$ cat design/flow/config.mk
export PLATFORM = sky130hd
export DESIGN_NAME = TPU
export DESIGN_NICKNAME = TPU
export VERILOG_FILES = /design/flow/design.v
export SDC_FILE = /design/flow/constraint.sdc
export NUM_CORES = 4
export LEC_CHECK = 0
export CAP_MARGIN = 20
export CORE_MARGIN = 2
export CORE_UTILIZATION = 70
export CTS_CLUSTER_DIAMETER = 28
export CTS_CLUSTER_SIZE = 25
export HOLD_SLACK_MARGIN = -0.09
export SETUP_SLACK_MARGIN = 0.92
export SLEW_MARGIN = 20
export TNS_END_PERCENT = 5
$ cat design/flow/constraint.sdc
create_clock -name core_clock -period 3.44 [get_ports {clk}]
set_input_delay 0.6880 -clock core_clock [delete_from_list [all_inputs] [get_ports {clk}]]
set_output_delay 0.6880 -clock core_clock [all_outputs]
set_load 0.01 [all_outputs]
$ cat design/flow/design.v
module PE(
    rst_n,
    in_valid,
    clk,
    up_in,
    left_in,
    right_out,
    down_out,
    result_out
);
input clk;
input rst_n;
input [7:0] up_in, left_in;
input in_valid;
output reg [7:0] right_out, down_out;
output reg [31:0] result_out;
always @(posedge clk or negedge rst_n) begin
    if(!rst_n) begin
        result_out <= 0;
        right_out <= 0;
        down_out <= 0;
    end
    else if(in_valid) begin
        result_out <= 0;
        right_out <= 0;
        down_out <= 0;
    end
    else begin
        result_out <= result_out + up_in * left_in;
        right_out <= left_in;
        down_out <= up_in;
    end
end
endmodule
module buffer (
    input clk,
    input rst_n,
    input in_valid,
    input [31:0] data_in,
    output reg [31:0] data_out
);
reg [7:0] r1_temp1;
reg [7:0] r2_temp1, r2_temp2;
reg [7:0] r3_temp1, r3_temp2, r3_temp3;
always @(posedge clk or negedge rst_n) begin
    if (!rst_n) begin
        data_out <= 32'b0;
        r1_temp1 <= 8'b0;
        r2_temp1 <= 8'b0;
        r2_temp2 <= 8'b0;
        r3_temp1 <= 8'b0;
        r3_temp2 <= 8'b0;
        r3_temp3 <= 8'b0;
    end 
    else if(in_valid) begin
        data_out <= 32'b0;
        r1_temp1 <= 8'b0;
        r2_temp1 <= 8'b0;
        r2_temp2 <= 8'b0;
        r3_temp1 <= 8'b0;
        r3_temp2 <= 8'b0;
        r3_temp3 <= 8'b0;
    end
    else begin
        r1_temp1 <= data_in[23:16];
        r2_temp1 <= r2_temp2;
        r2_temp2 <= data_in[15:8];
        r3_temp1 <= r3_temp2;
        r3_temp2 <= r3_temp3;
        r3_temp3 <= data_in[7:0];
        data_out <= {data_in[31:24], r1_temp1, r2_temp1, r3_temp1};
    end
end 
endmodule
module systolic_array(
    rst_n,
    in_valid,
    clk,
    in_a,
    in_b,
    out_c_r1,
    out_c_r2,
    out_c_r3,
    out_c_r4
);
input rst_n;
input in_valid;
input clk;
input [31:0] in_a;
input [31:0] in_b;
output [127:0] out_c_r1; 
output [127:0] out_c_r2;
output [127:0] out_c_r3;
output [127:0] out_c_r4;
wire [7:0] vertical_wire[4:0][3:0]; 
wire [7:0] horizontal_wire[3:0][4:0];  
wire [31:0] c_wire[3:0][3:0]; 
assign vertical_wire[0][0] = in_b[31:24];  
assign vertical_wire[0][1] = in_b[23:16];  
assign vertical_wire[0][2] = in_b[15:8];  
assign vertical_wire[0][3] = in_b[7:0];   
assign horizontal_wire[0][0] = in_a[31:24];  
assign horizontal_wire[1][0] = in_a[23:16];  
assign horizontal_wire[2][0] = in_a[15:8];   
assign horizontal_wire[3][0] = in_a[7:0];    
genvar i,j;
generate
    for(i=0;i<4;i=i+1) begin:ROW
        for(j=0;j<4;j=j+1) begin:COL
            PE pe(
                .rst_n(rst_n),
                .in_valid(in_valid),
                .clk(clk),
                .up_in(vertical_wire[i][j]),
                .left_in(horizontal_wire[i][j]),
                .right_out(horizontal_wire[i][j+1]),
                .down_out(vertical_wire[i+1][j]),
                .result_out(c_wire[i][j])
            );
        end
    end
endgenerate
assign out_c_r1 = {c_wire[0][0], c_wire[0][1], c_wire[0][2], c_wire[0][3]};
assign out_c_r2 = {c_wire[1][0], c_wire[1][1], c_wire[1][2], c_wire[1][3]};
assign out_c_r3 = {c_wire[2][0], c_wire[2][1], c_wire[2][2], c_wire[2][3]};
assign out_c_r4 = {c_wire[3][0], c_wire[3][1], c_wire[3][2], c_wire[3][3]};
endmodule
module TPU(
    clk,
    rst_n,
    in_valid,
    K,
    M,
    N,
    busy,
    A_wr_en,
    A_index,
    A_data_in,
    A_data_out,
    B_wr_en,
    B_index,
    B_data_in,
    B_data_out,
    C_wr_en,
    C_index,
    C_data_in,
    C_data_out
);
input clk;
input rst_n;
input            in_valid;
input [7:0]      K;
input [7:0]      M;
input [7:0]      N;
output reg       busy;
output reg          A_wr_en;
output reg [15:0]   A_index;
output     [31:0]   A_data_in;
input  [31:0]       A_data_out;
output reg          B_wr_en;
output reg [15:0]   B_index;
output     [31:0]   B_data_in;
input  [31:0]       B_data_out;
output reg          C_wr_en;
output reg [15:0]   C_index;
output reg [127:0]  C_data_in;
input  [127:0]      C_data_out;
assign A_data_in = 32'd0;
assign B_data_in = 32'd0;
reg [31:0] A_buffer_in, B_buffer_in;
reg [31:0] A_buffer_out, B_buffer_out;
wire [127:0] c_out[3:0];
buffer weight_buffer_A (
    .clk(clk),
    .rst_n(rst_n),
    .in_valid(in_valid),
    .data_in(A_buffer_in),
    .data_out(A_buffer_out)
);
buffer input_buffer_B (
    .clk(clk),
    .rst_n(rst_n),
    .in_valid(in_valid),
    .data_in(B_buffer_in),
    .data_out(B_buffer_out)
);
reg sa_valid;
systolic_array SA (
    .rst_n(rst_n),
    .in_valid(sa_valid),
    .clk(clk),
    .in_a(A_buffer_out),
    .in_b(B_buffer_out),
    .out_c_r1(c_out[0]),
    .out_c_r2(c_out[1]),
    .out_c_r3(c_out[2]),
    .out_c_r4(c_out[3])
);
reg [7:0] M_reg, N_reg, K_reg;
reg [7:0] tile_m, tile_n, tile_k;
reg [7:0] max_tile_m, max_tile_n, max_tile_k;
wire [127:0] c_row0 = c_out[0];
wire [127:0] c_row1 = c_out[1];
wire [127:0] c_row2 = c_out[2];
wire [127:0] c_row3 = c_out[3];
integer i, j;
localparam IDLE = 3'd0;
localparam LOAD = 3'd1;
localparam CALC = 3'd2;
localparam WRITEBACK = 3'd3;
localparam DONE = 3'd4;
reg [3:0] state, next_state;
reg [7:0] load_cnt, calc_cnt, wb_cnt;
reg [15:0] A_addr, B_addr, C_addr;
always @(*) begin
    if(tile_k == max_tile_k - 1) begin
        if(tile_k * 4 + load_cnt > K_reg) begin
            A_addr = (((tile_m * K_reg) + K_reg)) ;
            B_addr = (((tile_n * K_reg) + K_reg));
        end
        else begin
            A_addr = (((tile_m * K_reg) + (tile_k * 4))) + load_cnt;
            B_addr = (((tile_n * K_reg) + (tile_k * 4))) + load_cnt;
        end
    end
    else begin
        A_addr = (((tile_m * K_reg) + (tile_k * 4))) + load_cnt;
        B_addr = (((tile_n * K_reg) + (tile_k * 4))) + load_cnt;
    end
    C_addr = ((tile_n * M_reg) + (tile_m * 4)) + wb_cnt;
end
reg [15:0] next_tile_m, next_tile_n;
always @(*) begin
    if(tile_n < max_tile_n - 1) begin
        next_tile_n = tile_n + 1;
        next_tile_m = tile_m;
    end
    else begin
        next_tile_n = 0;
        if(tile_m < max_tile_m - 1) begin
            next_tile_m = tile_m + 1;
        end
        else begin
            next_tile_m = 0;
        end
    end
end
always @(posedge clk or negedge rst_n) begin
    if(!rst_n) begin
        M_reg <= 0;
        N_reg <= 0;
        K_reg <= 0;
        max_tile_m <= 0;
        max_tile_n <= 0; 
        max_tile_k <= 0;
        tile_k <= 0;
    end
    else if(in_valid) begin
        M_reg <= M;
        N_reg <= N;
        K_reg <= K;
        max_tile_m <= (M + 3) >> 2;  
        max_tile_n <= (N + 3) >> 2; 
        max_tile_k <= (K + 3) >> 2; 
        tile_k <= 0;
    end
end
always @(*) begin
    case(state)
        IDLE: begin
            if(in_valid)
                next_state = LOAD;
            else
                next_state = IDLE;
        end
        LOAD: begin
            if(load_cnt > K_reg || tile_k * 4 + load_cnt > K_reg) 
                next_state = CALC;
            else
                next_state = LOAD;
        end
        CALC: begin
            if(calc_cnt == 7)
                next_state = WRITEBACK;    
            else
                next_state = CALC;
        end
        WRITEBACK: begin
            if(wb_cnt > 3 || tile_m * 4 + wb_cnt >= M_reg) begin
                if(tile_n < max_tile_n - 1 || tile_m < max_tile_m - 1)
                    next_state = LOAD;
                else
                    next_state = DONE;
            end
            else
                next_state = WRITEBACK;
        end
        DONE: begin
            next_state = IDLE;
        end
        default: next_state = IDLE;
    endcase
end
always @(posedge clk or negedge rst_n) begin
    if(!rst_n) begin
        busy <= 0;
        A_wr_en <= 0;
        B_wr_en <= 0;
        C_wr_en <= 0;
        A_index <= 0;
        B_index <= 0;
        C_index <= 0;
        load_cnt <= 0;
        calc_cnt <= 0;
        wb_cnt <= 0;
        sa_valid <= 0;
        tile_m <= 0;
        tile_n <= 0;
        state <= IDLE;
    end
    else begin
        state <= next_state;
        case(state)
            IDLE: begin
                if(in_valid) begin
                    busy <= 1;
                    load_cnt <= 0;
                    calc_cnt <= 0;
                    wb_cnt <= 0;
                    sa_valid <= 1;
                end
                else begin
                    busy <= 0;
                end
                A_buffer_in <= 0;
                B_buffer_in <= 0;
                C_wr_en <= 0;
            end
            LOAD: begin
                A_index <= A_addr;
                B_index <= B_addr;
                sa_valid <= 0;
                if(tile_k * 4 + load_cnt > K_reg) begin
                    A_buffer_in <= 0; 
                    B_buffer_in <= 0;
                end
                else if(load_cnt == 0) begin
                    A_buffer_in <= 0; 
                    B_buffer_in <= 0;
                end
                else begin
                    A_buffer_in <= A_data_out;
                    B_buffer_in <= B_data_out;
                end
                if(load_cnt > K_reg) begin
                    load_cnt <= 0;
                end
                else begin
                    load_cnt <= load_cnt + 1;
                end
            end
            CALC: begin
                A_buffer_in <= 0;
                B_buffer_in <= 0;
                if(calc_cnt == 7) begin
                    calc_cnt <= 0;
                end
                else begin
                    calc_cnt <= calc_cnt + 1;
                end
            end
            WRITEBACK: begin
                if(wb_cnt <= 3 && tile_m * 4 + wb_cnt < M_reg) begin
                    C_wr_en <= 1;
                    C_index <= C_addr;
                    C_data_in <= c_out[wb_cnt];
                    wb_cnt <= wb_cnt + 1;
                end
                else begin
                    C_wr_en <= 0;
                    sa_valid <= 1;
                    tile_m <= next_tile_m;
                    tile_n <= next_tile_n;
                    wb_cnt <= 0;
                end
            end
            DONE: begin
                busy <= 0;
                C_wr_en <= 0;
            end
        endcase
        if(in_valid) begin
            tile_m <= 0;
            tile_n <= 0;
        end
    end
end
endmodule
$ cat design/flow/run.sh
#!/bin/bash
# the make line also repeats each setting of config.mk as NAME=value (left out here)
make -C /OpenROAD-flow-scripts/flow DESIGN_CONFIG=/design/flow/config.mk WORK_HOME=/design/flow/orfs CLKGATE_MAP_FILE= finish
==> results of run 1 <==
==> metrics by stage <==
| step | total power, mW | std cells |
|---|---|---|
| 2_1_floorplan | 32.4 | 10300 |
| 3_3_place_gp | 42.1 | 13400 |
| 3_5_place_dp | 43.4 | 13400 |
| 4_1_cts | 75.5 | 14100 |
==> what timing repair did <==
item	CTS
endpoints found under the setup margin	864
buffers inserted	132
pin swaps	206
endpoints found under the hold margin	0
cloned	2
gates resized	559
==> impl_metrics.tcl, run 1 <==
# implementation run metrics
set metrics [dict create \
    synth_top_cell_by_area "dfrtp_1" \
    ys_cells 10200 \
    cts-root-buf "clkbuf_16" \
    cts_buffers 305 \
    mux_share_pct 1.75 \
    synth-adder-area-share_pct 30.7 \
    synth.top_cell.area_share_pct 25.2 \
    ys_ff 1189 \
    portBuffers 268 \
    synth.area.top_cells "dfrtp_1 25%, fa_1 20%, ha_1 11%" \
    fp-utilization_pct 70.8 \
    clk_path_buf_depth 4 \
    seq_area_frac_synth_pct 31.0 \
    ys_chip_area_um2 99000 \
    status "did not finish" \
    num_rows 137 \
    die_h_um 380 \
    gp_congestion 0.941 \
    compound_area_share_pct 7.86 \
    place_ws_ns -1.80 \
    clock-sinks 1189 \
    synth_area_per_cell_um2 9.67 \
    haltStage "global routing (5_1_grt)" \
    htreeDepth 5 \
    dpl-instance-area_um2 113000 \
    ctsHoldBuffers 0 \
    simple_gate_area_share_pct 16.1 \
    synth_dominant_cell_count "inv_1" \
    synth_cell_types 81 \
    async_flop_share_pct 83.9 \
    die_area_um2 144000 \
    dp.final_hpwl_um 203000 \
    die_w_um 380 \
    core_um2 140000 \
    yosysWarnings 4 \
    edf_count 192 \
    io_pins 463 \
    synth-main-ff-cell "dfrtp_1" \
    synth_area_um2 99000 \
    synthTopLogicFamily "adder cells" \
    top_cells_by_count "2026 x inv_1, 996 x dfrtp_1, 986 x fa_1" \
    synth-xor-area-share_pct 3.30 \
    syn_inst 10200 \
]
==> inputs of run 2 (changes only) <==
- CORE_UTILIZATION: 70 -> 62
- CTS_CLUSTER_DIAMETER: 28 -> not set
- CTS_CLUSTER_SIZE: 25 -> 100
- HOLD_SLACK_MARGIN: -0.09 -> not set
- PLACE_DENSITY: not set -> 0.6
- SETUP_SLACK_MARGIN: 0.92 -> not set
- TNS_END_PERCENT: 5 -> not set
- clock period: 3.44 -> 4.31 ns (I/O delays scaled with it)
==> run 2 against run 1 <==
Against the previous run: the layout now fails its checks (antenna violations, negative setup slack); synthesized cell count did not move; die area rose by 13%; area after synthesis did not move.
==> impl_metrics.tcl, run 2 <==
# yosys + openroad results
set metrics [dict create \
    vias 78400 \
    path_class "register to register" \
    grt_setup_unrepaired "true" \
    path_clk_slew_ns 0.06 \
    async_flop_share_pct 83.9 \
    clock_skew_ns 0.0323 \
    max_stage_delay_ns 0.57 \
    ant_nets 1 \
    critPathArrivalTime_ns 5.71 \
    setup_violations 330 \
    critPathBufInv 4 \
    peakVddDrop_mv 0.839 \
    edf_count 192 \
    compound_area_share_pct 7.86 \
    grt.overflow.total 0 \
    seq_area_frac_synth_pct 31.0 \
    io_pins 463 \
    numPlacedInstances 13400 \
    die_h_um 404 \
    synth.top_cell.area_share_pct 25.2 \
    p_per_area_nw_per_um2 397 \
    combPwrFrac_pct 45.7 \
    vias_per_cell 5.56 \
    finalHoldViolations 0 \
    drv_slew 0 \
    cp_data_required_time_ns 4.99 \
    synth-adder-area-share_pct 30.7 \
    synth-main-ff-cell "dfrtp_1" \
    crit_family "adder cells" \
    postLayoutCoreUtil_pct 81.5 \
    worst_r2r_path_depth 19 \
    synth-xor-area-share_pct 3.30 \
    path_cells "and2_1 > fa_2 > fa_1 > inv_2 > fa_1 > inv_1 > fa_1 > inv_1 > fa_1 > inv_2 > ha_4 > o21a_1 > o31a_1 > o211a_1 > o21a_1 > o21a_1 > o41ai_2 > xnor2_1 > o21ai_1" \
    startpoint_type "register" \
    cts_tree "built" \
    mux_share_pct 1.75 \
    setup_ws_ns -0.723 \
    ys_cells 10200 \
    p_switching_mw 19.4 \
    yosysWarnings 4 \
    htreeDepth 4 \
    insertion_delay_ns 0.80 \
    drc 0 \
    place_ws_ns -0.760 \
    power-top-group "combinational cells" \
    ys_chip_area_um2 99000 \
    grt_pass1_vias 81800 \
    intPower_mw 31.9 \
    dp.final_hpwl_um 199000 \
    slowest_stage "fa_1" \
    synth_dominant_cell_count "inv_1" \
    crit_start "tile_n[5]" \
    drtIter0Drc 6083 \
    die_w_um 404 \
    p_leak_nw 65.2 \
    syn2layout_area_growth_pct 30.5 \
    synth_area_um2 99000 \
    end_kind "register" \
    cp_max_fo 5 \
    wirelength_um 282000 \
    so_faults "antenna violations, negative setup slack" \
    fin_crit_ns 5.03 \
    p_clk_mw 12.4 \
    synth_top_cell_by_area "dfrtp_1" \
    warnings 227 \
    clock-sinks 1189 \
    fp-utilization_pct 62.4 \
    grt_usage_pct 33.6 \
    worstHoldStart "in_valid" \
    status "complete, but fails checks" \
    antenna_found_initial 10 \
    synth_cell_types 81 \
    drv_cap 0 \
    grt_max_degree 158 \
    min_to "max_tile_k[2]" \
    worstHoldPathType "input pin to register" \
    num_rows 146 \
    synth_area_per_cell_um2 9.67 \
    netSwitchingFraction_pct 37.9 \
    portBuffers 268 \
    fin_tns_setup_ns -82.38 \
    worst_pin_slew_ns 1.19 \
    wl_per_cell_um 20.0 \
    gp_congestion 0.932 \
    firstDrtPassIters 12 \
    period_used_pct 117 \
    ys_ff 1189 \
    cts-root-buf "clkbuf_16" \
    crit_top_cell "fa_1" \
    max_freq_mhz 199 \
    grt_pass1_wl_um 433000 \
    top_cells_by_count "2026 x inv_1, 996 x dfrtp_1, 986 x fa_1" \
    whs_path_depth 2 \
    core_um2 159000 \
    seq-power_mw 15.4 \
    crit_end "C_index[15]" \
    power_frac_clock_pct 24.2 \
    seqPwrFrac_pct 30.0 \
    rrSetupSlack_ns -0.72 \
    pg_comb_mw 23.4 \
    synthTopLogicFamily "adder cells" \
    worstSetupPathDepth 19 \
    cts_buffers 141 \
    syn_inst 10200 \
    r2r-start "tile_n[5]" \
    final_nets 14000 \
    simple_gate_area_share_pct 16.1 \
    die_area_um2 163000 \
    synth.area.top_cells "dfrtp_1 25%, fa_1 20%, ha_1 11%" \
    timing.rr.end "C_index[15]" \
    relSlewSlack_pct 20.2 \
    clk_path_buf_depth 3 \
    stdcell_count 14100 \
]
-- run 2: final cells by class --
class	count	area, um^2
Tap cell	2072	2590
Fill cell	9519	29400
Clock inverter	71	835
Timing Repair Buffer	1826	16200
Sequential cell	1189	31000
Multi-Input combinational cell	6724	67000
Antenna cell	9	22.5
Clock buffer	188	3920
Inverter	2026	7620
-- run 2: metrics by stage --
stage / instance area [um^2] / total power, mW / hold slack (ns)
2_1_floorplan: 101000 / 26.5 / 0.397
3_3_place_gp: 113000 / 33.6 / 0.441
3_5_place_dp: 113000 / 34.3 / 0.420
4_1_cts: 125000 / 49.1 / 0.383
5_1_grt: 129000 / 54.5 / 0.435
6_report: 129000 / 51.3 / 0.446
-- run 2: per-layer routing --
| layer | vias to the layer above | global-route usage [%] | part of all wire (%) | routed length (um) |
|---|---|---|---|---|
| li1 | 35700 | - | - | - |
| met2 | 2596 | 56.2 | 49 | 138000 |
| met5 | - | 0 | 0.0064 | 18 |
| met3 | 679 | 4.78 | 5.9 | 16500 |
| met4 | 2 | 13.4 | 4.7 | 13100 |
| met1 | 39500 | 44.5 | 40 | 114000 |
-- run 2: what timing repair did --
action	4_1_cts	5_1_grt
setup buffers	324	206
pin swaps	648	688
gates resized	1219	868
hold buffers	1	0
setup endpoints to repair	358	372
gates cloned	9	0
endpoints found under the hold margin	16	0
==> inputs of run 3 (changes only) <==
- CELL_PAD_IN_SITES_GLOBAL_PLACEMENT: not set -> 3
- CORE_ASPECT_RATIO: not set -> 1.38
- CORE_MARGIN: 2 -> 3
- CORE_UTILIZATION: 62 -> 40
- CTS_CLUSTER_SIZE: 100 -> 25
- MAX_ROUTING_LAYER: not set -> met4
- PLACE_DENSITY: 0.6 -> not set
- SETUP_SLACK_MARGIN: not set -> 1.47
- clock period: 4.31 -> 6.5 ns (I/O delays scaled with it)
==> run 3 against run 2 <==
Against the previous run: the run now finishes clean; sequential power is 32% lower; die area grew 56%; largest power group unchanged; critical path depth unchanged; sequential share of layout area increased by 3.1 points; area after synthesis unchanged; highest routed layer is now met4.
==> impl_metrics.tcl, run 3 <==
# yosys + openroad results
set metrics [dict create \
    seq-power_mw 10.4 \
    syn_inst 10200 \
    fin_crit_ns 5.10 \
    fp-utilization_pct 40.4 \
    cts_buffers 152 \
    ys_ff 1189 \
    htreeDepth 4 \
    drv_slew 0 \
    firstDrtPassIters 7 \
    num_rows 213 \
    peakVddDrop_mv 0.237 \
    relSlewSlack_pct 23.8 \
    crit_top_cell "fa_1" \
    insertion_delay_ns 0.86 \
    vias_per_cell 5.01 \
    power-top-group "combinational cells" \
    warnings 185 \
    grt_pass1_wl_um 450000 \
    pg_comb_mw 10.8 \
    worstHoldPathType "input pin to asynchronous set/reset pin" \
    synth-adder-area-share_pct 30.7 \
    synth-xor-area-share_pct 3.30 \
    grt_usage_pct 23.6 \
    crit_start "tile_n[5]" \
    clock-sinks 1189 \
    crit_family "adder cells" \
    yosysWarnings 4 \
    antenna_found_initial 11 \
    gp_congestion 0.871 \
    postLayoutCoreUtil_pct 46.6 \
    synth_area_um2 99000 \
    vias 70300 \
    portBuffers 268 \
    worst_r2r_path_depth 19 \
    drc 0 \
    ant_nets 0 \
    status "finished clean" \
    drv_cap 0 \
    p_switching_mw 11.4 \
    die_w_um 430 \
    mux_share_pct 1.75 \
    final_nets 12700 \
    slowest_stage "fa_1" \
    async_flop_share_pct 83.9 \
    p_per_area_nw_per_um2 264 \
    netSwitchingFraction_pct 37.9 \
    max_freq_mhz 196 \
    max_stage_delay_ns 0.55 \
    rrSetupSlack_ns 1.40 \
    timing.rr.end "C_index[15]" \
    drtIter0Drc 3482 \
    power_mw 30.2 \
    fin_tns_setup_ns 0 \
    clock_skew_ns 0.0633 \
    synth_dominant_cell_count "inv_1" \
    die_h_um 590 \
    ys_chip_area_um2 99000 \
    path_clk_slew_ns 0.06 \
    cts_tree "built" \
    grt_max_degree 163 \
    p_leak_nw 57.4 \
    grt_pass1_vias 75700 \
    synth.top_cell.area_share_pct 25.2 \
    seqPwrFrac_pct 34.6 \
    ys_cells 10200 \
    die_area_um2 254000 \
    synth_top_cell_by_area "dfrtp_1" \
    stdcell_count 14000 \
    setup_violations 0 \
    period_used_pct 78.4 \
    synthTopLogicFamily "adder cells" \
    compound_area_share_pct 7.86 \
    worst_pin_slew_ns 1.14 \
    p_clk_mw 8.93 \
    numPlacedInstances 13500 \
    top_cells_by_count "2026 x inv_1, 996 x dfrtp_1, 986 x fa_1" \
    finalHoldViolations 0 \
    combPwrFrac_pct 35.8 \
    core_um2 245000 \
    path_class "register to register" \
    cp_data_required_time_ns 7.16 \
    cts-root-buf "clkbuf_16" \
    synth_cell_types 81 \
    synth_area_per_cell_um2 9.67 \
    synth-main-ff-cell "dfrtp_1" \
    end_kind "register" \
    syn2layout_area_growth_pct 15.5 \
    wl_per_cell_um 20.7 \
    wirelength_um 290000 \
    grt_setup_unrepaired "true" \
    grt.overflow.total 0 \
    path_cells "buf_8 > and2_4 > fa_1 > inv_2 > fa_1 > inv_1 > fa_1 > fa_1 > inv_1 > fa_1 > inv_2 > ha_4 > or3_1 > o211a_1 > o21a_1 > o21a_1 > o41ai_2 > xnor2_1 > o21ai_1" \
    worstSetupPathDepth 19 \
    clk_path_buf_depth 4 \
    dp.final_hpwl_um 223000 \
    power_frac_clock_pct 29.6 \
    startpoint_type "register" \
    seq_area_frac_synth_pct 31.0 \
    synth.area.top_cells "dfrtp_1 25%, fa_1 20%, ha_1 11%" \
    simple_gate_area_share_pct 16.1 \
    critPathBufInv 5 \
    critPathArrivalTime_ns 5.76 \
    edf_count 192 \
    cp_max_fo 3 \
    r2r-start "tile_n[5]" \
    io_pins 463 \
    crit_end "C_index[15]" \
    intPower_mw 18.7 \
]
run 3: layout make-up:
| cell class | instances | area (um^2) |
|---|---|---|
| timing repair buffer | 573 | 5410 |
| clock inverter | 73 | 896 |
| fill | 23900 | 131000 |
| sequential | 1189 | 31000 |
| inverter | 2026 | 7650 |
| clock buffer | 197 | 4240 |
| multi-input combinational | 6725 | 61100 |
| antenna | 7 | 17.5 |
| tap | 3225 | 4040 |
run 3: per-layer routing:
layer  track usage, %  part of all wire, %
met1             26.6                   40
met2             43.4                   54
met4             7.46                  3.6
met5                -                    0
met3             2.54                  2.8
run 3: through the flow:
stage	setup slack (ns)	instance area (um^2)	hold slack, ns
after CTS	1.35	112000	0.344
after global placement	0.892	105000	0.420
after floorplan	1.47	99400	0.397
after detailed placement	0.875	105000	0.429
after global routing	1.18	114000	0.370
final	1.40	114000	0.396
run 3: timing repair:
| item | in CTS | in global routing |
|---|---|---|
| buffers inserted | 69 | 142 |
| cloned | 1 | 6 |
| resized | 281 | 365 |
| hold buffers | 0 | 0 |
| pin swaps | 36 | 141 |
| setup endpoints to repair | 234 | 242 |
==> inputs of run 4 (changes only) <==
- ABC_AREA: not set -> 0
- CAP_MARGIN: 20 -> 25
- CELL_PAD_IN_SITES_DETAIL_PLACEMENT: not set -> 1
- CELL_PAD_IN_SITES_GLOBAL_PLACEMENT: 3 -> 2
- CORE_ASPECT_RATIO: 1.38 -> 0.77
- CORE_MARGIN: 3 -> 2
- CORE_UTILIZATION: 40 -> 20
- CTS_CLUSTER_SIZE: 25 -> not set
- GPL_ROUTABILITY_DRIVEN: not set -> 0
- GPL_TIMING_DRIVEN: not set -> 0
- MAX_ROUTING_LAYER: met4 -> met5
- MIN_ROUTING_LAYER: not set -> met2
- PLACE_DENSITY_LB_ADDON: not set -> 0.14
- SETUP_SLACK_MARGIN: 1.47 -> 1.29
- SLEW_MARGIN: 20 -> 25
- TNS_END_PERCENT: not set -> 30
- clock period: 6.5 -> 5.36 ns (I/O delays scaled with it)
==> run 4 against run 3 <==
Against the previous run: the layout now fails its checks (negative setup slack); combinational power up 56%; sequential share of layout area is 2.4 points lower; design area grew 9.8%; flip-flop count is the same; cell count grew 28%; largest cell class unchanged; utilization is 21 points lower; non-clock buffer count is 472 higher; via count grew 45%.
==> impl_metrics.tcl, run 4 <==
# yosys + openroad results
set metrics [dict create \
    status "complete, but fails checks" \
    so_faults "negative setup slack" \
    htreeDepth 4 \
    ys_ff 1189 \
    compound_area_share_pct 7.86 \
    grt_use_met2_pct 25.7 \
    grt_pass1_vias 127000 \
    worst_pin_slew_ns 1.17 \
    combPwrFrac_pct 40.2 \
    setup_violations 2 \
    synth.top_cell.area_share_pct 25.2 \
    crit_start "tile_n[3]" \
    cp_data_required_time_ns 6.18 \
    fin_tns_setup_ns -0.151 \
    cts-root-buf "clkbuf_16" \
    ant_nets 0 \
    pg_comb_mw 16.9 \
    p_per_area_nw_per_um2 334 \
    seqPwrFrac_pct 30.9 \
    syn2layout_area_growth_pct 26.8 \
    grt_setup_unrepaired "true" \
    dp.final_hpwl_um 322000 \
    slowest_stage "fa_1" \
    worstHoldPathType "input pin to asynchronous set/reset pin" \
    critPathArrivalTime_ns 6.30 \
    synth-main-ff-cell "dfrtp_1" \
    simple_gate_area_share_pct 16.1 \
    startpoint_type "register" \
    grt_max_degree 124 \
    r2r-start "tile_n[3]" \
    crit_family "adder cells" \
    worst_r2r_path_depth 20 \
    p_clk_mw 12.1 \
    warnings 199 \
    worstSetupPathDepth 20 \
    critPathBufInv 6 \
    synth_area_um2 99000 \
    relSlewSlack_pct 22.0 \
    netSwitchingFraction_pct 42.1 \
    timing.rr.end "C_index[15]" \
    synth_top_cell_by_area "dfrtp_1" \
    ys_cells 10200 \
    crit_top_cell "fa_1" \
    stdcell_count 18000 \
    die_h_um 621 \
    synth_cell_types 81 \
    path_clk_slew_ns 0.06 \
    grt_usage_pct 24.4 \
    intPower_mw 24.3 \
    die_area_um2 501000 \
    path_class "register to register" \
    drv_slew 0 \
    period_used_pct 102 \
    numPlacedInstances 17200 \
    syn_inst 10200 \
    rrSetupSlack_ns -0.12 \
    vias_per_cell 5.68 \
    place_ws_ns -1.56 \
    mux_share_pct 1.75 \
    end_kind "register" \
    drv_cap 0 \
    portBuffers 268 \
    top_cells_by_count "2026 x inv_1, 996 x dfrtp_1, 986 x fa_1" \
    drc 0 \
    wl_per_cell_um 23.2 \
    synthTopLogicFamily "adder cells" \
    io_pins 463 \
    p_leak_nw 60.1 \
    antenna_found_initial 7 \
    wirelength_um 416000 \
    max_stage_delay_ns 0.57 \
    insertion_delay_ns 0.98 \
    clk_path_buf_depth 4 \
    cts_tree "built" \
    edf_count 192 \
    power_mw 42.0 \
    p_switching_mw 17.6 \
    grt_busiest_layer "met3" \
    fin_crit_ns 5.48 \
    synth_area_per_cell_um2 9.67 \
    synth_dominant_cell_count "inv_1" \
    ys_chip_area_um2 99000 \
    fillers 56200 \
    seq-power_mw 13.0 \
    yosysWarnings 4 \
    cp_max_fo 7 \
    num_rows 226 \
    power-top-group "combinational cells" \
    drtIter0Drc 8627 \
    max_freq_mhz 183 \
    use_met1_pct 0 \
    finalHoldViolations 0 \
    die_w_um 806 \
    synth.area.top_cells "dfrtp_1 25%, fa_1 20%, ha_1 11%" \
    setup_ws_ns -0.116 \
    use_met3_pct 38.1 \
    core_um2 493000 \
    final_nets 13200 \
    async_flop_share_pct 83.9 \
    path_cells "buf_8 > clkbuf_16 > and2_4 > fa_1 > inv_2 > fa_1 > inv_2 > fa_1 > fa_1 > inv_2 > fa_1 > inv_2 > ha_4 > or3_4 > o211a_1 > o21a_1 > o21a_2 > o41ai_4 > xnor2_1 > o21ai_1" \
    crit_end "C_index[15]" \
    fp-utilization_pct 20.1 \
    firstDrtPassIters 6 \
    seq_area_frac_synth_pct 31.0 \
    clock_skew_ns 0.0705 \
    grt.overflow.total 0 \
    cts_buffers 166 \
    peakVddDrop_mv 0.260 \
    power_frac_clock_pct 28.8 \
    clock-sinks 1189 \
    synth-xor-area-share_pct 3.30 \
    synth-adder-area-share_pct 30.7 \
    grt_pass1_wl_um 597000 \
    vias 102000 \
]
[run 4: cell type report]
class | count | area [um^2] | area share [%]
clock buffer | 217 | 4580 | 3.65
sequential | 1189 | 31000 | 24.7
antenna | 63 | 158 | 0.126
timing repair buffer | 681 | 7090 | 5.65
buffer | 364 | 2710 | 2.16
clock inverter | 82 | 916 | 0.730
inverter | 2026 | 7660 | 6.10
multi-input combinational | 6722 | 63100 | 50.3
tap | 6612 | 8270 | 6.59
[run 4: per-stage QoR]
stage          hold slack [ns]  instance area, um^2  util [%]
4_1_cts                 0.0280               123000      24.9
3_3_place_gp             0.425               110000      22.4
5_1_grt                  0.103               125000      25.5
2_1_floorplan            0.397                99300         -
3_5_place_dp             0.420               112000      22.7
6_report                0.0656               126000      25.5
[run 4: timing repair]
item | 4_1_cts | 5_1_grt
hold buffers | 0 | 0
buffers inserted | 249 | 102
endpoints found under the setup margin | 649 | 642
gates cloned | 2 | 1
resized | 887 | 499
pin swaps | 243 | 149
[run 4: per-layer routing]
metal  up-vias  wire, um  share of wire (%)
li1      34000         -                  -
met1     37300         0                  0
met2     29400    197000                 47
met3      1214    198000                 47
met4       127     15100                3.6
met5         -      6790                1.6
==> inputs of run 5 (changes only) <==
- ABC_AREA: 0 -> not set
- CAP_MARGIN: 25 -> 5
- CELL_PAD_IN_SITES_DETAIL_PLACEMENT: 1 -> not set
- CELL_PAD_IN_SITES_GLOBAL_PLACEMENT: 2 -> not set
- CORE_ASPECT_RATIO: 0.77 -> not set
- CORE_UTILIZATION: 20 -> 72
- CTS_CLUSTER_DIAMETER: not set -> 204
- GPL_ROUTABILITY_DRIVEN: 0 -> not set
- GPL_TIMING_DRIVEN: 0 -> not set
- MAX_ROUTING_LAYER: met5 -> not set
- MIN_ROUTING_LAYER: met2 -> not set
- PLACE_DENSITY_LB_ADDON: 0.14 -> not set
- SETUP_SLACK_MARGIN: 1.29 -> not set
- SLEW_MARGIN: 25 -> 20
- TNS_END_PERCENT: 30 -> not set
- clock period: 5.36 -> 4.42 ns (I/O delays scaled with it)
==> run 5 against run 4 <==
Against the previous run: hold slack better by 0.37 ns; design area increased by 0.22%; highest routed layer unchanged; setup slack got worse by 1.5 ns; still fails the layout checks on negative setup slack; total power rose by 26%.
==> impl_metrics.tcl, run 5 <==
# yosys + openroad results
set metrics [dict create \
    status "complete, but fails checks" \
    so_faults "negative setup slack" \
    pg_comb_mw 25.1 \
    cp_max_fo 7 \
    grt_pass1_vias 90600 \
    core_um2 137000 \
    max_freq_mhz 165 \
    drc 0 \
    seq-power_mw 15.4 \
    drtIter0Drc 13000 \
    synth_cell_types 81 \
    synth_top_cell_by_area "dfrtp_1" \
    fp-utilization_pct 72.3 \
    cp_data_required_time_ns 5.12 \
    seq_area_frac_synth_pct 31.0 \
    p_per_area_nw_per_um2 422 \
    io_pins 463 \
    synth_dominant_cell_count "inv_1" \
    worstSetupPathDepth 15 \
    path_clk_slew_ns 0.06 \
    intPower_mw 31.0 \
    startpoint_type "register" \
    synth_area_um2 99000 \
    warnings 202 \
    synth-main-ff-cell "dfrtp_1" \
    worst_pin_slew_ns 1.39 \
    simple_gate_area_share_pct 16.1 \
    grt_max_degree 212 \
    clk_path_buf_depth 3 \
    ant_nets 0 \
    power_frac_clock_pct 23.7 \
    crit_family "adder cells" \
    critPathBufInv 4 \
    grt_setup_unrepaired "true" \
    combPwrFrac_pct 47.3 \
    die_area_um2 140000 \
    wirelength_um 373000 \
    relSlewSlack_pct 7.02 \
    antenna_found_initial 55 \
    synth_area_per_cell_um2 9.67 \
    whs_path_depth 1 \
    timing.rr.end "SA.ROW[3].COL[3].pe.result_out[14]" \
    rrSetupSlack_ns -1.65 \
    path_cells "nand2_2 > fa_1 > inv_2 > fa_1 > fa_1 > inv_2 > fa_1 > inv_2 > ha_4 > o21ai_4 > nor3_4 > a2111oi_4 > buf_4 > or3_1 > a21oi_1" \
    worst_r2r_path_depth 15 \
    clock-sinks 1189 \
    fin_crit_ns 6.07 \
    end_kind "register" \
    clock_skew_ns 0.0771 \
    min_to "input_buffer_B.data_out[12]" \
    seqPwrFrac_pct 29.0 \
    cts-root-buf "clkbuf_16" \
    cts_tree "built" \
    async_flop_share_pct 83.9 \
    drv_slew 0 \
    p_clk_mw 12.5 \
    fin_tns_setup_ns -189.92 \
    worstHoldStart "input_buffer_B.r2_temp1[4]" \
    drv_cap 0 \
    insertion_delay_ns 0.90 \
    crit_end "SA.ROW[3].COL[3].pe.result_out[14]" \
    wl_per_cell_um 27.3 \
    ys_cells 10200 \
    grt_pass1_wl_um 491000 \
    setup_violations 385 \
    worstHoldPathType "register to register" \
    critPathArrivalTime_ns 6.77 \
    num_rows 136 \
    setup_ws_ns -1.65 \
    die_w_um 375 \
    p_leak_nw 63.9 \
    synth.top_cell.area_share_pct 25.2 \
    dp.final_hpwl_um 198000 \
    slowest_stage "fa_1" \
    syn_inst 10200 \
    synthTopLogicFamily "adder cells" \
    portBuffers 268 \
    yosysWarnings 4 \
    synth.area.top_cells "dfrtp_1 25%, fa_1 20%, ha_1 11%" \
    fillers 4927 \
    grt.overflow.total 0 \
    compound_area_share_pct 7.86 \
    finalHoldViolations 0 \
    vias_per_cell 6.64 \
    syn2layout_area_growth_pct 27.1 \
    crit_start "SA.ROW[3].COL[2].pe.right_out[2]" \
    htreeDepth 4 \
    period_used_pct 137 \
    mux_share_pct 1.75 \
    netSwitchingFraction_pct 41.6 \
    cts_buffers 136 \
    die_h_um 375 \
    peakVddDrop_mv 0.809 \
    edf_count 192 \
    top_cells_by_count "2026 x inv_1, 996 x dfrtp_1, 986 x fa_1" \
    vias 90900 \
    synth-adder-area-share_pct 30.7 \
    path_class "register to register" \
    firstDrtPassIters 14 \
    gp_congestion 0.944 \
    grt_usage_pct 44.8 \
    p_switching_mw 22.1 \
    ys_ff 1189 \
    power_mw 53.0 \
    power-top-group "combinational cells" \
    max_stage_delay_ns 1.01 \
    final_nets 13800 \
    ys_chip_area_um2 99000 \
    r2r-start "SA.ROW[3].COL[2].pe.right_out[2]" \
    synth-xor-area-share_pct 3.30 \
    crit_top_cell "fa_1" \
]
-- run 5: layout make-up --
cell class	instances	area, um^2	share of cell area [%]
clock inverters	59	773	0.615
flip-flops and latches	1189	31000	24.6
well taps	1794	2240	1.78
repair buffers	1693	14700	11.7
multi-input cells	6723	65500	52.1
inverters	2026	7620	6.06
diodes	21	52.6	0.0418
clock buffers	190	3900	3.10
-- run 5: per-layer routing --
layer	share of wire (%)	GRT usage, %	up-vias	wire length, um
li1	-	-	35400	-
met5	0.14	0	-	515
met1	31	52.9	43500	117000
met4	11	28.0	54	39500
met3	13	10.5	3497	48800
met2	45	74.3	8496	167000
-- run 5: per-stage QoR --
| step | hold WS (ns) | worst slack [ns] | utilization, % | std cells | area [um^2] |
|---|---|---|---|---|---|
| 3_5_place_dp | 0.432 | -0.626 | 80.9 | 13000 | 111000 |
| 4_1_cts | 0.438 | -0.536 | 89.7 | 13500 | 123000 |
| 6_report | 0.440 | -1.65 | 91.9 | 13700 | 126000 |
| 2_1_floorplan | 0.397 | -0.620 | - | 10300 | 100000 |
| 5_1_grt | 0.451 | -1.43 | 91.8 | 13700 | 126000 |
| 3_3_place_gp | 0.416 | -0.591 | 80.9 | 13000 | 111000 |
-- run 5: what timing repair did --
| action | in CTS | in global routing |
|---|---|---|
| setup endpoints to repair | 353 | 369 |
| setup buffers | 333 | 144 |
| hold buffers | 1 | 0 |
| cloned | 6 | 0 |
| pin swaps | 656 | 436 |
| resized | 1338 | 499 |
| endpoints found under the hold margin | 13 | 0 |
==> inputs of run 6 (changes only) <==
- CAP_MARGIN: 5 -> 20
- CELL_PAD_IN_SITES_GLOBAL_PLACEMENT: not set -> 3
- CORE_UTILIZATION: 72 -> 40
- CTS_CLUSTER_DIAMETER: 204 -> not set
- CTS_CLUSTER_SIZE: not set -> 25
- SETUP_SLACK_MARGIN: not set -> 1.47
- clock period: 4.42 -> 6.5 ns (I/O delays scaled with it)
==> run 6 against run 5 <==
Against the previous run: the run now finishes clean; hold slack got worse by 0.073 ns; fmax rose by 18%; utilization fell by 45 points; first-iteration DRC count fell by 69%; sequential power fell by 32%; total power fell by 44%; register-to-register slack improved by 3.0 ns; flip-flop count did not move; combinational power fell by 58%; synthesized cell count did not move; critical endpoint is now C_index[15].
==> impl_metrics.tcl, run 6 <==
# yosys + openroad results
set metrics [dict create \
    combPwrFrac_pct 35.4 \
    die_h_um 502 \
    synthTopLogicFamily "adder cells" \
    grt_usage_pct 22.7 \
    vias 70000 \
    critPathArrivalTime_ns 5.83 \
    final_nets 12700 \
    seq_area_frac_synth_pct 31.0 \
    max_freq_mhz 194 \
    antenna_found_initial 27 \
    yosysWarnings 4 \
    fin_crit_ns 5.14 \
    synth_cell_types 81 \
    edf_count 192 \
    synth.top_cell.area_share_pct 25.2 \
    finalHoldViolations 0 \
    drv_slew 0 \
    pg_comb_mw 10.6 \
    rrSetupSlack_ns 1.36 \
    seq-power_mw 10.5 \
    crit_top_cell "fa_1" \
    intPower_mw 18.5 \
    vias_per_cell 4.99 \
    drtIter0Drc 4014 \
    synth_dominant_cell_count "inv_1" \
    p_clk_mw 8.88 \
    power_mw 29.9 \
    cp_data_required_time_ns 7.19 \
    drv_cap 0 \
    ys_ff 1189 \
    worstHoldPathType "input pin to asynchronous set/reset pin" \
    syn_inst 10200 \
    path_class "register to register" \
    end_kind "register" \
    async_flop_share_pct 83.9 \
    worst_r2r_path_depth 20 \
    warnings 192 \
    grt_pass1_vias 74100 \
    peakVddDrop_mv 0.283 \
    synth.area.top_cells "dfrtp_1 25%, fa_1 20%, ha_1 11%" \
    synth_area_um2 99000 \
    p_switching_mw 11.5 \
    grt_setup_unrepaired "true" \
    seqPwrFrac_pct 34.9 \
    power_frac_clock_pct 29.7 \
    ant_nets 0 \
    io_pins 463 \
    fp-utilization_pct 40.3 \
    cts_tree "built" \
    netSwitchingFraction_pct 38.3 \
    ys_cells 10200 \
    synth-xor-area-share_pct 3.30 \
    status "finished clean" \
    wl_per_cell_um 20.2 \
    path_cells "buf_8 > and2_1 > fa_1 > fa_1 > inv_2 > fa_1 > inv_1 > fa_1 > inv_1 > fa_1 > inv_2 > ha_4 > o21a_1 > o31a_1 > o211a_1 > o21a_1 > o21a_1 > o41ai_2 > xnor2_1 > o21ai_1" \
    worst_pin_slew_ns 1.08 \
    synth_area_per_cell_um2 9.67 \
    startpoint_type "register" \
    htreeDepth 4 \
    clock-sinks 1189 \
    cts_buffers 154 \
    firstDrtPassIters 8 \
    synth-adder-area-share_pct 30.7 \
    synth-main-ff-cell "dfrtp_1" \
    clock_skew_ns 0.0311 \
    clk_path_buf_depth 3 \
    timing.rr.end "C_index[15]" \
    ctsHoldBuffers 0 \
    period_used_pct 79.1 \
    syn2layout_area_growth_pct 15.4 \
    grt_pass1_wl_um 439000 \
    top_cells_by_count "2026 x inv_1, 996 x dfrtp_1, 986 x fa_1" \
    fillers 23800 \
    fin_tns_setup_ns 0 \
    max_stage_delay_ns 0.52 \
    cp_max_fo 4 \
    drc 0 \
    path_clk_slew_ns 0.06 \
    crit_family "adder cells" \
    die_w_um 502 \
    crit_start "tile_n[2]" \
    compound_area_share_pct 7.86 \
    core_um2 246000 \
    num_rows 182 \
    cts-root-buf "clkbuf_16" \
    power-top-group "combinational cells" \
    p_per_area_nw_per_um2 262 \
    wirelength_um 283000 \
    portBuffers 268 \
    simple_gate_area_share_pct 16.1 \
    ys_chip_area_um2 99000 \
    slowest_stage "fa_1" \
    gp_congestion 0.821 \
    mux_share_pct 1.75 \
    relSlewSlack_pct 28.0 \
    dp.final_hpwl_um 214000 \
    die_area_um2 252000 \
    crit_end "C_index[15]" \
    grt.overflow.total 0 \
    p_leak_nw 57.5 \
    insertion_delay_ns 0.84 \
    setup_violations 0 \
    synth_top_cell_by_area "dfrtp_1" \
    grt_max_degree 166 \
    critPathBufInv 5 \
    r2r-start "tile_n[2]" \
    worstSetupPathDepth 20 \
]
[run 6: area by class of cell]
cell class                      instances  area [um^2]  area share, %
Antenna cell                           11         27.5         0.0241
Clock buffer                          199         4240           3.71
Clock inverter                         86          998          0.874
Inverter                             2026         7620           6.67
Multi-Input combinational cell       6721        60800           53.2
Sequential cell                      1189        31000           27.1
Tap cell                             3220         4030           3.52
Timing Repair Buffer                  586         5540           4.85
[run 6: what timing repair did]
| item | in CTS | in global routing |
|---|---|---|
| pin swaps | 40 | 110 |
| endpoints found under the hold margin | 0 | 0 |
| setup endpoints to repair | 227 | 234 |
| buffers inserted | 64 | 167 |
| cloned | 1 | 2 |
| gates resized | 253 | 344 |
[run 6: metal layers]
layer / wire length (um) / global-route usage (%) / vias up / share of wire (%)
met2: 132000 / 36.6 / 1161 / 47
met5: 50 / 0 / - / 0.018
met3: 11200 / 3.10 / 326 / 3.9
li1: - / - / 33200 / -
met4: 7090 / 6.13 / 8 / 2.5
met1: 133000 / 32.0 / 35400 / 47
[run 6: per-stage QoR]
stage	cell area, um^2	worst slack (ns)	std cells	util, %	hold WS (ns)
6_report	114000	1.36	14000	46.5	0.367
5_1_grt	114000	1.10	14000	46.5	0.332
4_1_cts	112000	1.20	13900	45.5	0.293
3_5_place_dp	105000	0.787	13500	42.8	0.420
3_3_place_gp	105000	0.739	13500	42.8	0.409
2_1_floorplan	99400	1.47	10300	-	0.397
==> inputs of run 7 (changes only) <==
- CELL_PAD_IN_SITES_GLOBAL_PLACEMENT: 3 -> not set
- CORE_UTILIZATION: 40 -> 70
- HOLD_SLACK_MARGIN: not set -> 0.27
- SETUP_SLACK_MARGIN: 1.47 -> 0.92
- clock period: 6.5 -> 3.5 ns (I/O delays scaled with it)
==> run 7 against run 6 <==
Against the previous run: the run now fails in global routing (5_1_grt); die area down 43%; synthesized cell count stayed put; area after synthesis did not move.
==> impl_metrics.tcl, run 7 <==
# implementation run metrics
set metrics [dict create \
    status "did not finish" \
    haltStage "global routing (5_1_grt)" \
    mux_share_pct 1.75 \
    ys_ff 1189 \
    ys_cells 10200 \
    synth_area_um2 99000 \
    ys_chip_area_um2 99000 \
    dp.final_hpwl_um 205000 \
    synth.area.top_cells "dfrtp_1 25%, fa_1 20%, ha_1 11%" \
    synth-xor-area-share_pct 3.30 \
    simple_gate_area_share_pct 16.1 \
    clk_path_buf_depth 3 \
    compound_area_share_pct 7.86 \
    die_area_um2 144000 \
    die_h_um 380 \
    core_um2 140000 \
    cts-root-buf "clkbuf_16" \
    cts_buffers 139 \
    synth.top_cell.area_share_pct 25.2 \
    edf_count 192 \
    top_cells_by_count "2026 x inv_1, 996 x dfrtp_1, 986 x fa_1" \
    syn_inst 10200 \
    portBuffers 268 \
    htreeDepth 4 \
    gp_congestion 0.970 \
    synth_cell_types 81 \
    synth_top_cell_by_area "dfrtp_1" \
    seq_area_frac_synth_pct 31.0 \
    synthTopLogicFamily "adder cells" \
    synth_area_per_cell_um2 9.67 \
    fp-utilization_pct 70.8 \
    synth-adder-area-share_pct 30.7 \
    numPlacedInstances 13300 \
    clock-sinks 1189 \
    async_flop_share_pct 83.9 \
    die_w_um 380 \
    io_pins 463 \
    place_ws_ns -1.58 \
    yosysWarnings 4 \
    synth-main-ff-cell "dfrtp_1" \
    synth_dominant_cell_count "inv_1" \
    num_rows 137 \
]
-- run 7: timing repair --
| action | in CTS |
|---|---|
| hold endpoints to repair | 294 |
| buffers inserted | 231 |
| cloned | 7 |
| gates resized | 745 |
| setup endpoints to repair | 751 |
| hold buffers | 1 |
| pin swaps | 328 |
-- run 7: through the flow --
| step | cell area [um^2] | hold WS [ns] | setup TNS, ns |
|---|---|---|---|
| 3_3_place_gp | 115000 | 0.401 | -398.56 |
| 4_1_cts | 125000 | 0.377 | -418.69 |
| 3_5_place_dp | 115000 | 0.413 | -459.13 |
| 2_1_floorplan | 103000 | 0.397 | -453.40 |
==> inputs of run 8 (changes only) <==
- ABC_AREA: not set -> 1
- CORE_UTILIZATION: 70 -> 68
- CTS_CLUSTER_SIZE: 25 -> not set
- HOLD_SLACK_MARGIN: 0.27 -> not set
- SETUP_SLACK_MARGIN: 0.92 -> -0.32
- clock period: 3.5 -> 4.38 ns (I/O delays scaled with it)
==> run 8 against run 7 <==
Against the previous run: now fails the layout checks on negative setup slack; synthesized cell count increased by 32%; die area increased by 9.9%; area after synthesis increased by 6.8%.
==> impl_metrics.tcl, run 8 <==
# yosys + openroad results
set metrics [dict create \
    wl_per_cell_um 18.8 \
    syn_inst 13500 \
    die_area_um2 159000 \
    synth-main-ff-cell "dfrtp_1" \
    postLayoutCellArea_um2 118000 \
    ys_cells 13500 \
    wirelength_um 302000 \
    firstDrtPassIters 12 \
    p_switching_mw 19.6 \
    num_rows 144 \
    insertion_delay_ns 0.81 \
    grt.overflow.total 0 \
    portBuffers 268 \
    synth_dominant_cell_count "inv_1" \
    seq-power_mw 15.4 \
    worstHoldPathType "register to register" \
    path_cells "nand2_1 > fa_1 > fa_1 > inv_1 > fa_1 > inv_1 > fa_1 > inv_1 > ha_1 > a21oi_1 > nor2_1 > nor2_1 > nand2_1 > nand2_1 > nand2_2 > nand2_1 > o21ai_1 > a21oi_1" \
    grt_pass1_wl_um 482000 \
    r2r-start "input_buffer_B.data_out[12]" \
    setup_ws_ns -0.187 \
    gp_congestion 0.984 \
    die_w_um 398 \
    seqPwrFrac_pct 32.4 \
    htreeDepth 4 \
    peakVddDrop_mv 0.491 \
    drv_cap 0 \
    dpl-instance-area_um2 113000 \
    status "complete, but fails checks" \
    simple_gate_area_share_pct 18.0 \
    slowest_stage "dfrtp_1" \
    p_clk_mw 12.7 \
    cts-root-buf "clkbuf_16" \
    drc 0 \
    drv_slew 0 \
    grt_max_degree 189 \
    dp.final_hpwl_um 232000 \
    synth_top_cell_by_area "dfrtp_1" \
    io_pins 463 \
    m1WireLength_um 117000 \
    core_um2 154000 \
    max_stage_delay_ns 0.62 \
    worstHoldStart "B_buffer_in[25]" \
    edf_count 192 \
    synth_cell_types 59 \
    period_used_pct 104 \
    synth-adder-area-share_pct 28.7 \
    critPathArrivalTime_ns 5.29 \
    clock_skew_ns 0.0244 \
    worst_pin_slew_ns 1.14 \
    grt_usage_pct 38.7 \
    cts_buffers 137 \
    combPwrFrac_pct 40.8 \
    ant_nets 0 \
    ys_ff 1189 \
    p_leak_nw 66.6 \
    fin_tns_setup_ns -7.13 \
    fin_crit_ns 4.57 \
    synth.top_cell.area_share_pct 23.6 \
    ys_chip_area_um2 106000 \
    max_freq_mhz 219 \
    power_frac_clock_pct 26.8 \
    cp_max_fo 10 \
    syn2layout_area_growth_pct 11.6 \
    end_kind "register" \
    p_per_area_nw_per_um2 401 \
    netSwitchingFraction_pct 41.3 \
    setup_violations 117 \
    mux_share_pct 0 \
    grt_pass1_vias 92000 \
    min_to "input_buffer_B.data_out[25]" \
    so_faults "negative setup slack" \
    synth_area_um2 106000 \
    yosysWarnings 4 \
    async_flop_share_pct 83.9 \
    cts_tree "built" \
    synthTopLogicFamily "adder cells" \
    crit_start "input_buffer_B.data_out[12]" \
    final_nets 16000 \
    drtIter0Drc 8510 \
    pg_comb_mw 19.3 \
    path_class "register to register" \
    worst_r2r_path_depth 18 \
    postLayoutCoreUtil_pct 76.6 \
    path_clk_slew_ns 0.06 \
    power_mw 47.4 \
    finalHoldViolations 0 \
    cp_data_required_time_ns 5.10 \
    wl_met3_um 24300 \
    synth-xor-area-share_pct 1.28 \
    crit_end "SA.ROW[0].COL[2].pe.result_out[20]" \
    synth.area.top_cells "dfrtp_1 24%, fa_1 19%, inv_1 13%" \
    timing.rr.end "SA.ROW[0].COL[2].pe.result_out[20]" \
    clock-sinks 1189 \
    vias_per_cell 5.56 \
    highest-signal-layer "met5" \
    worstSetupPathDepth 18 \
    die_h_um 398 \
    wl_met2_um 143000 \
    clk_path_buf_depth 3 \
    grt_setup_unrepaired "true" \
    vias 89300 \
    power-top-group "combinational cells" \
    relSlewSlack_pct 23.3 \
    fp-utilization_pct 68.6 \
    top_cells_by_count "3608 x inv_1, 2639 x nand2_1, 1231 x nor2_1" \
    warnings 186 \
    synth_area_per_cell_um2 7.84 \
    startpoint_type "register" \
    rrSetupSlack_ns -0.19 \
    seq_area_frac_synth_pct 29.0 \
    crit_family "adder cells" \
    compound_area_share_pct 7.69 \
    whs_path_depth 2 \
    intPower_mw 27.8 \
    critPathBufInv 3 \
    antenna_found_initial 6 \
]
run 8: repair_timing:
item / CTS / global route
resized: 0 / 91
hold buffers: 1 / 0
endpoints found under the setup margin: 0 / 81
setup buffers: 0 / 3
endpoints found under the hold margin: 8 / 0
run 8: through the flow:
step	hold WS, ns	worst slack (ns)	instances
floorplan	0.434	-0.295	13600
global placement	0.436	-0.188	15800
detailed placement	0.443	-0.225	15800
CTS	0.452	-0.278	16100
global route	0.471	-0.368	16100
finish	0.456	-0.187	16100
run 8: per-layer routing:
| metal | track usage, % | vias up |
|---|---|---|
| met4 | 19.8 | 10 |
| li1 | - | 41000 |
| met1 | 50.2 | 43200 |
| met3 | 5.99 | 943 |
| met2 | 63.2 | 4109 |
| met5 | 0 | - |
run 8: area by class of cell:
cell class / instances / area (um^2)
diodes: 1 / 2.50
multi-input cells: 8168 / 59300
fillers: 11100 / 36100
clock inverters: 80 / 1130
inverters: 3634 / 13700
flip-flops and latches: 1189 / 30800
clock buffers: 173 / 3840
well taps: 2044 / 2560
repair buffers: 773 / 6760
==> inputs of run 9 (changes only) <==
- CAP_MARGIN: 20 -> 25
- CELL_PAD_IN_SITES_GLOBAL_PLACEMENT: not set -> 2
- CORE_ASPECT_RATIO: not set -> 0.76
- CORE_UTILIZATION: 68 -> 20
- GPL_ROUTABILITY_DRIVEN: not set -> 1
- GPL_TIMING_DRIVEN: not set -> 0
- MAX_ROUTING_LAYER: not set -> met5
- MIN_ROUTING_LAYER: not set -> met2
- PLACE_DENSITY_LB_ADDON: not set -> 0.14
- SETUP_SLACK_MARGIN: -0.32 -> 1.29
- SLEW_MARGIN: 20 -> 5
- TNS_END_PERCENT: not set -> 95
- clock period: 4.38 -> 5.36 ns (I/O delays scaled with it)
==> run 9 against run 8 <==
Against the previous run: now clean on timing, DRC and antenna; routed wire length increased by 58%; flip-flop count is the same; cell count increased by 37%; fmax fell by 3.0%; sequential share of layout area decreased by 5.1 points; area after synthesis stayed put; via count up 39%; design area up 24%; clock skew grew 0.079 ns; synthesized cell count unchanged; die area went up to 3.4 times the previous value; critical endpoint is now C_index[14]; highest routed layer unchanged.
==> impl_metrics.tcl, run 9 <==
# yosys + openroad results
set metrics [dict create \
    status "finished clean" \
    clock_skew_ns 0.103 \
    max_freq_mhz 212 \
    cp_max_fo 4 \
    synth.top_cell.area_share_pct 23.6 \
    cts-root-buf "clkbuf_16" \
    insertion_delay_ns 0.98 \
    relSlewSlack_pct 18.1 \
    place_ws_ns -0.172 \
    critPathArrivalTime_ns 5.50 \
    synth-xor-area-share_pct 1.28 \
    wirelength_um 476000 \
    top_cells_by_count "3608 x inv_1, 2639 x nand2_1, 1231 x nor2_1" \
    netSwitchingFraction_pct 45.3 \
    grt_setup_unrepaired "true" \
    intPower_mw 27.7 \
    num_rows 232 \
    synth_dominant_cell_count "inv_1" \
    warnings 205 \
    end_kind "register" \
    seq-power_mw 12.1 \
    synthTopLogicFamily "adder cells" \
    p_switching_mw 23.0 \
    drtIter0Drc 10800 \
    ys_cells 13500 \
    die_area_um2 535000 \
    portBuffers 268 \
    power_frac_clock_pct 25.1 \
    startpoint_type "register" \
    simple_gate_area_share_pct 18.0 \
    synth-adder-area-share_pct 28.7 \
    crit_end "C_index[14]" \
    die_w_um 838 \
    htreeDepth 4 \
    vias 124000 \
    setup_violations 0 \
    postLayoutCellArea_um2 147000 \
    p_per_area_nw_per_um2 346 \
    critPathBufInv 8 \
    cts_buffers 170 \
    fillers 57500 \
    slowest_stage "fa_1" \
    synth_area_um2 106000 \
    worst_pin_slew_ns 1.23 \
    period_used_pct 87.8 \
    worstSetupPathDepth 21 \
    io_pins 463 \
    fin_crit_ns 4.71 \
    r2r-start "tile_n[6]" \
    path_cells "clkbuf_16 > buf_12 > nand2_1 > fa_1 > inv_2 > fa_1 > inv_1 > fa_1 > inv_1 > fa_1 > inv_2 > fa_1 > inv_2 > ha_4 > buf_4 > nand2_4 > nor2_4 > nand3_1 > nand3_2 > xor2_2 > o21ai_1" \
    crit_top_cell "fa_1" \
    setup_ws_ns 0.653 \
    clk_path_buf_depth 4 \
    seqPwrFrac_pct 24.0 \
    syn2layout_area_growth_pct 38.8 \
    cts_tree "built" \
    hold_slack_ns 0.197 \
    synth.area.top_cells "dfrtp_1 24%, fa_1 19%, inv_1 13%" \
    fp-utilization_pct 20.1 \
    drv_slew 0 \
    seq_area_frac_synth_pct 29.0 \
    p_clk_mw 12.7 \
    drc 0 \
    max_stage_delay_ns 0.51 \
    synth_top_cell_by_area "dfrtp_1" \
    synth-main-ff-cell "dfrtp_1" \
    core_um2 526000 \
    peakVddDrop_mv 0.260 \
    async_flop_share_pct 83.9 \
    rrSetupSlack_ns 0.65 \
    mux_share_pct 0 \
    grt_usage_pct 25.7 \
    p_leak_nw 76.0 \
    grt_pass1_vias 143000 \
    path_clk_slew_ns 0.07 \
    crit_family "adder cells" \
    grt.overflow.total 0 \
    drv_cap 0 \
    edf_count 192 \
    synth_cell_types 59 \
    wl_per_cell_um 21.6 \
    grt_max_degree 140 \
    worst_r2r_path_depth 21 \
    cp_data_required_time_ns 6.15 \
    synth_area_per_cell_um2 7.84 \
    crit_start "tile_n[6]" \
    gp_congestion 0.891 \
    combPwrFrac_pct 51.0 \
    finalHoldViolations 0 \
    vias_per_cell 5.63 \
    power_mw 50.7 \
    dp.final_hpwl_um 364000 \
    yosysWarnings 4 \
    firstDrtPassIters 8 \
    clock-sinks 1189 \
    power-top-group "combinational cells" \
    ant_nets 0 \
    compound_area_share_pct 7.69 \
    dpl-instance-area_um2 119000 \
    final_nets 16900 \
    antenna_found_initial 5 \
    worstHoldPathType "input pin to asynchronous set/reset pin" \
    die_h_um 638 \
    ctsHoldBuffers 0 \
    grt_pass1_wl_um 664000 \
    pg_comb_mw 25.9 \
    ys_chip_area_um2 106000 \
    syn_inst 13500 \
    ys_ff 1189 \
    path_class "register to register" \
    timing.rr.end "C_index[14]" \
]
[run 9: per-stage QoR]
step	util, %	instances	setup TNS, ns
after floorplan	-	13600	0
after global placement	22.4	20800	-
after detailed placement	22.7	20900	-0.606
after CTS	24.4	21300	0
after global routing	27.9	22000	0
final	27.9	22100	0
[run 9: area by class of cell]
| class | count | area, um^2 | share of cell area [%] |
|---|---|---|---|
| multi-input cells | 8172 | 71200 | 48.5 |
| clock buffers | 235 | 4770 | 3.25 |
| repair buffers | 1100 | 11100 | 7.53 |
| clock inverters | 77 | 1040 | 0.706 |
| inverters | 3634 | 13700 | 9.34 |
| plain buffers | 569 | 5210 | 3.55 |
| flip-flops and latches | 1189 | 30800 | 21.0 |
| well taps | 7020 | 8780 | 5.98 |
| diodes | 75 | 188 | 0.128 |
[run 9: routing by layer]
metal  vias up  track usage (%)  part of all wire [%]
li1      42800                -                     -
met1     46200                -                     0
met2     33800             26.8                    47
met3      1305             40.7                    48
met4       150             2.35                   3.6
met5         -             10.6                   1.5
[run 9: what timing repair did]
action,CTS,global route
setup buffers,109,627
cloned,3,20
endpoints found under the setup margin,654,672
gates resized,736,3711
pin swaps,106,965
==> inputs of run 10 (changes only) <==
- ABC_AREA: 1 -> not set
- CAP_MARGIN: 25 -> 20
- CELL_PAD_IN_SITES_GLOBAL_PLACEMENT: 2 -> not set
- CORE_ASPECT_RATIO: 0.76 -> not set
- CORE_UTILIZATION: 20 -> 68
- GPL_ROUTABILITY_DRIVEN: 1 -> not set
- GPL_TIMING_DRIVEN: 0 -> not set
- MAX_ROUTING_LAYER: met5 -> not set
- MIN_ROUTING_LAYER: met2 -> not set
- PLACE_DENSITY_LB_ADDON: 0.14 -> not set
- SETUP_SLACK_MARGIN: 1.29 -> 1.17
- SLEW_MARGIN: 5 -> 20
- TNS_END_PERCENT: 95 -> not set
- clock period: 5.36 -> 4.44 ns (I/O delays scaled with it)
==> run 10 against run 9 <==
Against the previous run: now fails the layout checks on negative setup slack; combinational power fell by 13%; clock skew fell by 0.040 ns; clock-buffer cell count fell by 47; utilization rose by 60 points; area after synthesis fell by 6.4%; critical path depth fell by 1; first-iteration DRC count fell by 31%; synthesized cell count fell by 24%; design area fell by 13%; setup slack got worse by 1.3 ns; flip-flop count did not move; sequential share of layout area rose by 3.4 points.
==> impl_metrics.tcl, run 10 <==
# yosys + openroad results
set metrics [dict create \
    status "complete, but fails checks" \
    so_faults "negative setup slack" \
    synth_area_per_cell_um2 9.67 \
    timing.rr.end "C_index[15]" \
    synth_cell_types 81 \
    async_flop_share_pct 83.9 \
    power-top-group "combinational cells" \
    fp-utilization_pct 68.3 \
    grt_usage_pct 38.4 \
    drv_cap 0 \
    startpoint_type "register" \
    ant_nets 0 \
    worstSetupPathDepth 20 \
    worst_pin_slew_ns 1.13 \
    seq-power_mw 15.1 \
    place_ws_ns -0.618 \
    synthTopLogicFamily "adder cells" \
    drtIter0Drc 7492 \
    worst_r2r_path_depth 20 \
    crit_family "adder cells" \
    path_cells "nand2_1 > fa_1 > inv_1 > fa_1 > inv_2 > fa_1 > inv_2 > fa_1 > inv_1 > fa_1 > inv_2 > ha_4 > o21a_1 > o31a_1 > o211a_1 > o21a_1 > o21a_1 > o41ai_2 > xnor2_1 > o21ai_1" \
    cts-root-buf "clkbuf_16" \
    min_to "C_wr_en" \
    pg_comb_mw 22.5 \
    grt.overflow.total 0 \
    intPower_mw 30.8 \
    cp_max_fo 4 \
    path_class "register to register" \
    yosysWarnings 4 \
    ys_ff 1189 \
    combPwrFrac_pct 44.9 \
    synth-main-ff-cell "dfrtp_1" \
    die_w_um 386 \
    end_kind "register" \
    syn_inst 10200 \
    p_per_area_nw_per_um2 395 \
    max_freq_mhz 195 \
    syn2layout_area_growth_pct 28.3 \
    synth_top_cell_by_area "dfrtp_1" \
    ys_chip_area_um2 99000 \
    crit_end "C_index[15]" \
    period_used_pct 115 \
    insertion_delay_ns 0.83 \
    grt_pass1_vias 84300 \
    ys_cells 10200 \
    clock_skew_ns 0.0630 \
    rrSetupSlack_ns -0.68 \
    peakVddDrop_mv 0.884 \
    path_clk_slew_ns 0.07 \
    cts_buffers 140 \
    power_frac_clock_pct 25.0 \
    warnings 194 \
    die_area_um2 149000 \
    edf_count 192 \
    grt_pass1_wl_um 447000 \
    vias_per_cell 5.88 \
    final_nets 13900 \
    num_rows 140 \
    simple_gate_area_share_pct 16.1 \
    p_switching_mw 19.4 \
    io_pins 463 \
    worstHoldStart "state[1]" \
    mux_share_pct 1.75 \
    clock-sinks 1189 \
    seq_area_frac_synth_pct 31.0 \
    relSlewSlack_pct 24.5 \
    r2r-start "tile_n[5]" \
    p_clk_mw 12.6 \
    compound_area_share_pct 7.86 \
    firstDrtPassIters 14 \
    vias 81500 \
    fin_tns_setup_ns -75.94 \
    dp.final_hpwl_um 196000 \
    wirelength_um 302000 \
    crit_top_cell "fa_1" \
    wl_per_cell_um 21.8 \
    p_leak_nw 64.3 \
    setup_violations 313 \
    drv_slew 0 \
    cp_data_required_time_ns 5.08 \
    crit_start "tile_n[5]" \
    portBuffers 268 \
    critPathArrivalTime_ns 5.75 \
    critPathBufInv 5 \
    grt_setup_unrepaired "true" \
    synth_dominant_cell_count "inv_1" \
    synth.top_cell.area_share_pct 25.2 \
    top_cells_by_count "2026 x inv_1, 996 x dfrtp_1, 986 x fa_1" \
    core_um2 145000 \
    clk_path_buf_depth 3 \
    synth-xor-area-share_pct 3.30 \
    finalHoldViolations 0 \
    synth.area.top_cells "dfrtp_1 25%, fa_1 20%, ha_1 11%" \
    whs_path_depth 1 \
    gp_congestion 0.934 \
    cts_tree "built" \
    seqPwrFrac_pct 30.1 \
    synth_area_um2 99000 \
    setup_ws_ns -0.677 \
    netSwitchingFraction_pct 38.6 \
    slowest_stage "fa_1" \
    antenna_found_initial 14 \
    die_h_um 386 \
    max_stage_delay_ns 0.54 \
    fin_crit_ns 5.12 \
    htreeDepth 4 \
    grt_max_degree 187 \
    synth-adder-area-share_pct 30.7 \
    drc 0 \
    worstHoldPathType "register to register" \
]
## run 10: final cells by class
type	instances	area (um^2)
sequential	1189	31000
clock buffer	188	3920
fill	6952	18000
multi-input combinational	6726	66000
clock inverter	70	1050
tap	1917	2400
timing repair buffer	1732	15100
inverter	2026	7610
antenna	3	7.51
## run 10: routing by layer
layer	routed length (um)	vias to the layer above	part of all wire, %	global-route usage, %
li1	-	35500	-	-
met1	112000	40700	37	48.0
met2	148000	4029	49	64.4
met3	23600	1260	7.8	6.76
met4	19300	14	6.4	19.3
met5	93	-	0.031	0
## run 10: repair_timing
item                                     CTS  global route
hold buffers                               1             0
buffers inserted                         326           172
endpoints found under the setup margin   705           717
gates resized                           1173           535
pin swaps                                591           412
hold endpoints to repair                  24             0
gates cloned                               8             0
## run 10: stage by stage
stage / hold slack, ns / cell area [um^2] / std cells / util, % / total power [mW]
after floorplan: 0.397 / 101000 / 10300 / - / 26.0
after global placement: 0.413 / 112000 / 13100 / 77.0 / 32.3
after detailed placement: 0.411 / 112000 / 13100 / 77.0 / 33.2
after CTS: 0.447 / 124000 / 13700 / 85.2 / 47.8
after global routing: 0.467 / 127000 / 13800 / 87.6 / 52.9
final: 0.453 / 127000 / 13900 / 87.6 / 50.1
Power is estimated from default activity; no workload was simulated.
